Design debounce, start of the top module:
module debounce (
  clk,
  reset_n,
  data_in,
  data_out
);
  parameter WIDTH = 32;            
  parameter POLARITY = "HIGH";     
  parameter TIMEOUT = 50000;       
  parameter TIMEOUT_WIDTH = 16;    
  input wire clk;
  input wire reset_n;
  input wire [WIDTH-1:0] data_in;
  output wire [WIDTH-1:0] data_out;
  reg [TIMEOUT_WIDTH-1:0] counter [0:WIDTH-1];
  wire counter_reset [0:WIDTH-1];
  wire counter_enable [0:WIDTH-1];
  genvar i;
  generate for (i = 0; i < WIDTH; i = i+1)
  begin:  debounce_counter_loop
    always @ (posedge clk or negedge reset_n)
    begin
      if (reset_n == 0)
      begin
        counter[i] <= 0;
      end
      else
      begin
        if (counter_reset[i] == 1)   
        begin
          counter[i] <= 0;
        end
        else if (counter_enable[i] == 1)
        begin
          counter[i] <= counter[i] + 1'b1;
        end
      end
    end
    if (POLARITY == "HIGH")
    begin
      assign counter_reset[i] = (data_in[i] == 0);
      assign counter_enable[i] = (data_in[i] == 1) & (counter[i] < TIMEOUT);
      assign data_out[i] = (counter[i] == TIMEOUT) ? 1'b1 : 1'b0;
    end
    else
    begin
      assign counter_reset[i] = (data_in[i] == 1);
      assign counter_enable[i] = (data_in[i] == 0) & (counter[i] < TIMEOUT);
      assign data_out[i] = (counter[i] == TIMEOUT) ? 1'b0 : 1'b1;    
  ...
make LEC_CHECK=0 ABC_AREA=1 CAP_MARGIN=20 CORE_MARGIN=2 CORE_UTILIZATION=72 CTS_CLUSTER_DIAMETER=400 CTS_CLUSTER_SIZE=10 SETUP_SLACK_MARGIN=0.24 SLEW_MARGIN=20 finish   # period 2.22 ns
run.sh (not shown) runs the stock make flow with config.mk's settings and CLKGATE_MAP_FILE=.
The baseline finished but failed the layout checks on setup timing.
==> next run, changes <==
==> flow/config.mk (replaced) <==
export PLATFORM = sky130hd
export DESIGN_NAME = debounce
export DESIGN_NICKNAME = debounce
export VERILOG_FILES = /design/flow/design.v
export SDC_FILE = /design/flow/constraint.sdc
export NUM_CORES = 4
export LEC_CHECK = 0
export CAP_MARGIN = 40
export CORE_MARGIN = 2
export CORE_UTILIZATION = 18
export CTS_CLUSTER_DIAMETER = 47
export CTS_CLUSTER_SIZE = 83
export GPL_TIMING_DRIVEN = 0
export HOLD_SLACK_MARGIN = -0.1
export MIN_ROUTING_LAYER = met1
export PLACE_DENSITY_LB_ADDON = 0.04
export SLEW_MARGIN = 20
==> flow/constraint.sdc (replaced) <==
create_clock -name core_clock -period 3.22 [get_ports {clk}]
set_input_delay 0.6440 -clock core_clock [delete_from_list [all_inputs] [get_ports {clk}]]
set_output_delay 0.6440 -clock core_clock [all_outputs]
set_load 0.01 [all_outputs]
With this change the flow completed with no timing, DRC or antenna violations; die area grows to 3.7 times its value; non-clock buffer count shrinks by 220; worst setup slack gains 0.19 ns; routed wire length shrinks by 5.0%; synthesized cell count shrinks by about 33%.

* * *

== run 1 ==
Starting RTL as in the previous note.
// debounce
module debounce (
  clk,
  reset_n,
  data_in,
  data_out
);
  parameter WIDTH = 32;            
  parameter POLARITY = "HIGH";     
  parameter TIMEOUT = 50000;       
  parameter TIMEOUT_WIDTH = 16;    
  input wire clk;
  input wire reset_n;
  input wire [WIDTH-1:0] data_in;
  output wire [WIDTH-1:0] data_out;
  reg [TIMEOUT_WIDTH-1:0] counter [0:WIDTH-1];
  wire counter_reset [0:WIDTH-1];
  wire counter_enable [0:WIDTH-1];
  genvar i;
  generate for (i = 0; i < WIDTH; i = i+1)
  begin:  debounce_counter_loop
    always @ (posedge clk or negedge reset_n)
    begin
      if (reset_n == 0)
      begin
        counter[i] <= 0;
      end
      else
      begin
        if (counter_reset[i] == 1)   
        begin
          counter[i] <= 0;
        end
        else if (counter_enable[i] == 1)
        begin
          counter[i] <= counter[i] + 1'b1;
        end
      end
    end
    if (POLARITY == "HIGH")
    begin
      assign counter_reset[i] = (data_in[i] == 0);
      assign counter_enable[i] = (data_in[i] == 1) & (counter[i] < TIMEOUT);
      assign data_out[i] = (counter[i] == TIMEOUT) ? 1'b1 : 1'b0;
    end
    else
    begin
      assign counter_reset[i] = (data_in[i] == 1);
      assign counter_enable[i] = (data_in[i] == 0) & (counter[i] < TIMEOUT);
      assign data_out[i] = (counter[i] == TIMEOUT) ? 1'b0 : 1'b1;    
    end
  end  
  endgenerate
endmodule
Settings: LEC_CHECK=0, ABC_AREA=1, CAP_MARGIN=20, CORE_MARGIN=2, CORE_UTILIZATION=72, CTS_CLUSTER_DIAMETER=397, CTS_CLUSTER_SIZE=10, SETUP_SLACK_MARGIN=0.45, SLEW_MARGIN=20; clock period 2.22 ns.
What the final checks of run 1 revealed, after a flow that finished every stage, was a layout that fails on negative setup slack.
Input changes introduced in run 2 (baseline for comparison: run 1):
==> flow/config.mk <==
export PLATFORM = sky130hd
export DESIGN_NAME = debounce
export DESIGN_NICKNAME = debounce
export VERILOG_FILES = /design/flow/design.v
export SDC_FILE = /design/flow/constraint.sdc
export NUM_CORES = 4
export LEC_CHECK = 0
export CAP_MARGIN = 20
export CORE_MARGIN = 2
export CORE_UTILIZATION = 60
export CTS_CLUSTER_SIZE = 84
export MAX_ROUTING_LAYER = met4
export SETUP_SLACK_MARGIN = 0.8
export SLEW_MARGIN = 20
==> flow/constraint.sdc <==
create_clock -name core_clock -period 2.72 [get_ports {clk}]
set_input_delay 0.5440 -clock core_clock [delete_from_list [all_inputs] [get_ports {clk}]]
set_output_delay 0.5440 -clock core_clock [all_outputs]
set_load 0.01 [all_outputs]
### Flow results
Run 2: all stages done; final checks FAILED (negative setup slack). Compared with run 1, in run 2 power share of the combinational group now smaller, net count after synthesis now smaller, actual slew at the worst max-slew pin now larger. Run 2 against run 1: clock power has decreased, die size has increased, core area has increased, adder-cell share of the synthesized area has increased, post-layout instance area has decreased. Looking at worst setup path startpoint, the counter[0][0]$_DFFE_PN0P_ result is from run 1; the counter[29][12]$_DFFE_PN0P_ one comes from run 2. Changes observed in run 2 relative to run 1: yosys stat chip area dropped 2200 um^2, final cell count dropped 1550.
Input-level comparison between run 3 and run 2:
==> flow/config.mk <==
export PLATFORM = sky130hd
export DESIGN_NAME = debounce
export DESIGN_NICKNAME = debounce
export VERILOG_FILES = /design/flow/design.v
export SDC_FILE = /design/flow/constraint.sdc
export NUM_CORES = 4
export LEC_CHECK = 0
export CAP_MARGIN = 5
export CORE_MARGIN = 2
export CORE_UTILIZATION = 18
export CTS_CLUSTER_DIAMETER = 47
export CTS_CLUSTER_SIZE = 83
export GPL_TIMING_DRIVEN = 0
export MIN_ROUTING_LAYER = met1
export PLACE_DENSITY_LB_ADDON = 0.04
export SLEW_MARGIN = 20
==> flow/constraint.sdc <==
create_clock -name core_clock -period 3.22 [get_ports {clk}]
set_input_delay 0.6440 -clock core_clock [delete_from_list [all_inputs] [get_ports {clk}]]
set_output_delay 0.6440 -clock core_clock [all_outputs]
set_load 0.01 [all_outputs]
==> results <==
- Run 3 closes out successfully: all stages finished, all timing, DRC and antenna checks passed.
- Utilization ended up 52 points lower on run 3 than on run 2.
- In the flow results for run 2 and run 3, the arrival time at the worst endpoint is smaller on run 2.
- Changes observed in run 3 relative to run 2: final worst slack shows an increase of 180 ps; clock buffer and inverter area fraction after layout shows an increase of 7.1 points; die size shows an increase of 110000 um^2; total negative slack for setup checks shows an increase of 290 ps.
What run 4 does differently from run 3 at the input level:
==> flow/config.mk <==
export PLATFORM = sky130hd
export DESIGN_NAME = debounce
export DESIGN_NICKNAME = debounce
export VERILOG_FILES = /design/flow/design.v
export SDC_FILE = /design/flow/constraint.sdc
export NUM_CORES = 4
export LEC_CHECK = 0
export ABC_AREA = 1
export CAP_MARGIN = 20
export CORE_MARGIN = 2
export CORE_UTILIZATION = 72
export CTS_CLUSTER_DIAMETER = 397
export CTS_CLUSTER_SIZE = 10
export SETUP_SLACK_MARGIN = 0.38
export SLEW_MARGIN = 20
==> flow/constraint.sdc <==
create_clock -name core_clock -period 2.22 [get_ports {clk}]
set_input_delay 0.4440 -clock core_clock [delete_from_list [all_inputs] [get_ports {clk}]]
set_output_delay 0.4440 -clock core_clock [all_outputs]
set_load 0.01 [all_outputs]
Results
- Run 4 completed end to end; final checks failed (negative setup slack).
- Power: run 4 draws less than run 3
- Looking at vias per cell across run 3 and run 4, the one that comes out higher is run 4.
- Run 4 vs run 3, compound-gate portion of the synthesized area went down by 1.9 points.
- The lower layout filler cell count of run 3 and run 4 is in run 4.
- Compare run 3 and run 4 | register fraction of the total cell area lower: run 3
- Compared with run 3, post-place instance area in run 4 increased slightly.
- Run 4 vs run 3 — ratio of total power to cell area dropped 45 nW/um^2.
- | non-filler instance count after layout | run 4 vs run 3 | ≈ equal |
- Comparing summed negative setup slack over all endpoints for run 3 and run 4, the bigger number came from run 3.
- Note that the cell-internal power recorded for run 3 amounts to 1.12 times the value seen in run 4.

* * *

debounce again, from the RTL that the note above started with.
Settings: LEC_CHECK=0, ABC_AREA=1, CAP_MARGIN=5, CORE_MARGIN=2, CORE_UTILIZATION=72, CTS_CLUSTER_SIZE=27, HOLD_SLACK_MARGIN=0.3, SLEW_MARGIN=20; clock period 2.25 ns.
The starting point produced a layout that fails on negative setup slack.
Change:
--- a/flow/config.mk
+++ b/flow/config.mk
@@ -8,2 +8 @@
-export ABC_AREA = 1
-export CAP_MARGIN = 5
+export CAP_MARGIN = 20
@@ -11,3 +10 @@
-export CORE_UTILIZATION = 72
-export CTS_CLUSTER_SIZE = 27
-export HOLD_SLACK_MARGIN = 0.3
+export CORE_UTILIZATION = 50
==> flow/constraint.sdc (replaced) <==
create_clock -name core_clock -period 3.99 [get_ports {clk}]
set_input_delay 0.7980 -clock core_clock [delete_from_list [all_inputs] [get_ports {clk}]]
set_output_delay 0.7980 -clock core_clock [all_outputs]
set_load 0.01 [all_outputs]
=>
- With this change the flow went through all stages and came out clean
- final area shrinks by 9.3%
- combinational power shrinks by 53%
- register-to-register slack is better by 1.0 ns
- via count shrinks by 28%
- worst setup slack is better by 0.25 ns
Change:
--- a/flow/config.mk
+++ b/flow/config.mk
@@ -7,0 +8 @@
+export ABC_AREA = 1
@@ -10 +11 @@
-export CORE_UTILIZATION = 50
+export CORE_UTILIZATION = 61
==> flow/constraint.sdc (replaced) <==
create_clock -name core_clock -period 3.43 [get_ports {clk}]
set_input_delay 0.6860 -clock core_clock [delete_from_list [all_inputs] [get_ports {clk}]]
set_output_delay 0.6860 -clock core_clock [all_outputs]
set_load 0.01 [all_outputs]
Count of clock-buffer cells in the layout rose by 7.
Synthesized area goes up by 7.5%.
Setup slack is better by 0.18 ns.
Via count is higher by about 30%.
Sequential share of layout area drops by 2.2 points.
Change:
--- a/flow/config.mk
+++ b/flow/config.mk
@@ -11 +11,3 @@
-export CORE_UTILIZATION = 61
+export CORE_UTILIZATION = 70
+export CTS_CLUSTER_DIAMETER = 374
+export SETUP_SLACK_MARGIN = 0.12
==> flow/constraint.sdc (replaced) <==
create_clock -name core_clock -period 2.23 [get_ports {clk}]
set_input_delay 0.4460 -clock core_clock [delete_from_list [all_inputs] [get_ports {clk}]]
set_output_delay 0.4460 -clock core_clock [all_outputs]
set_load 0.01 [all_outputs]
The changed run produced a layout that fails on negative setup slack.
Clock skew decreases by 0.0067 ns.
Power increases by 58%.
Wire length increases by about 19%.
Combinational power increases by about 110%.
Cell area increases by about 9%.
Sequential power increases by about 54%.
Worst setup slack got worse by 0.48 ns.
Die size decreases by about 13%.
Non-clock buffer count increases by 332.
Power figures rest on the tool's default switching activity, not on a simulated workload.
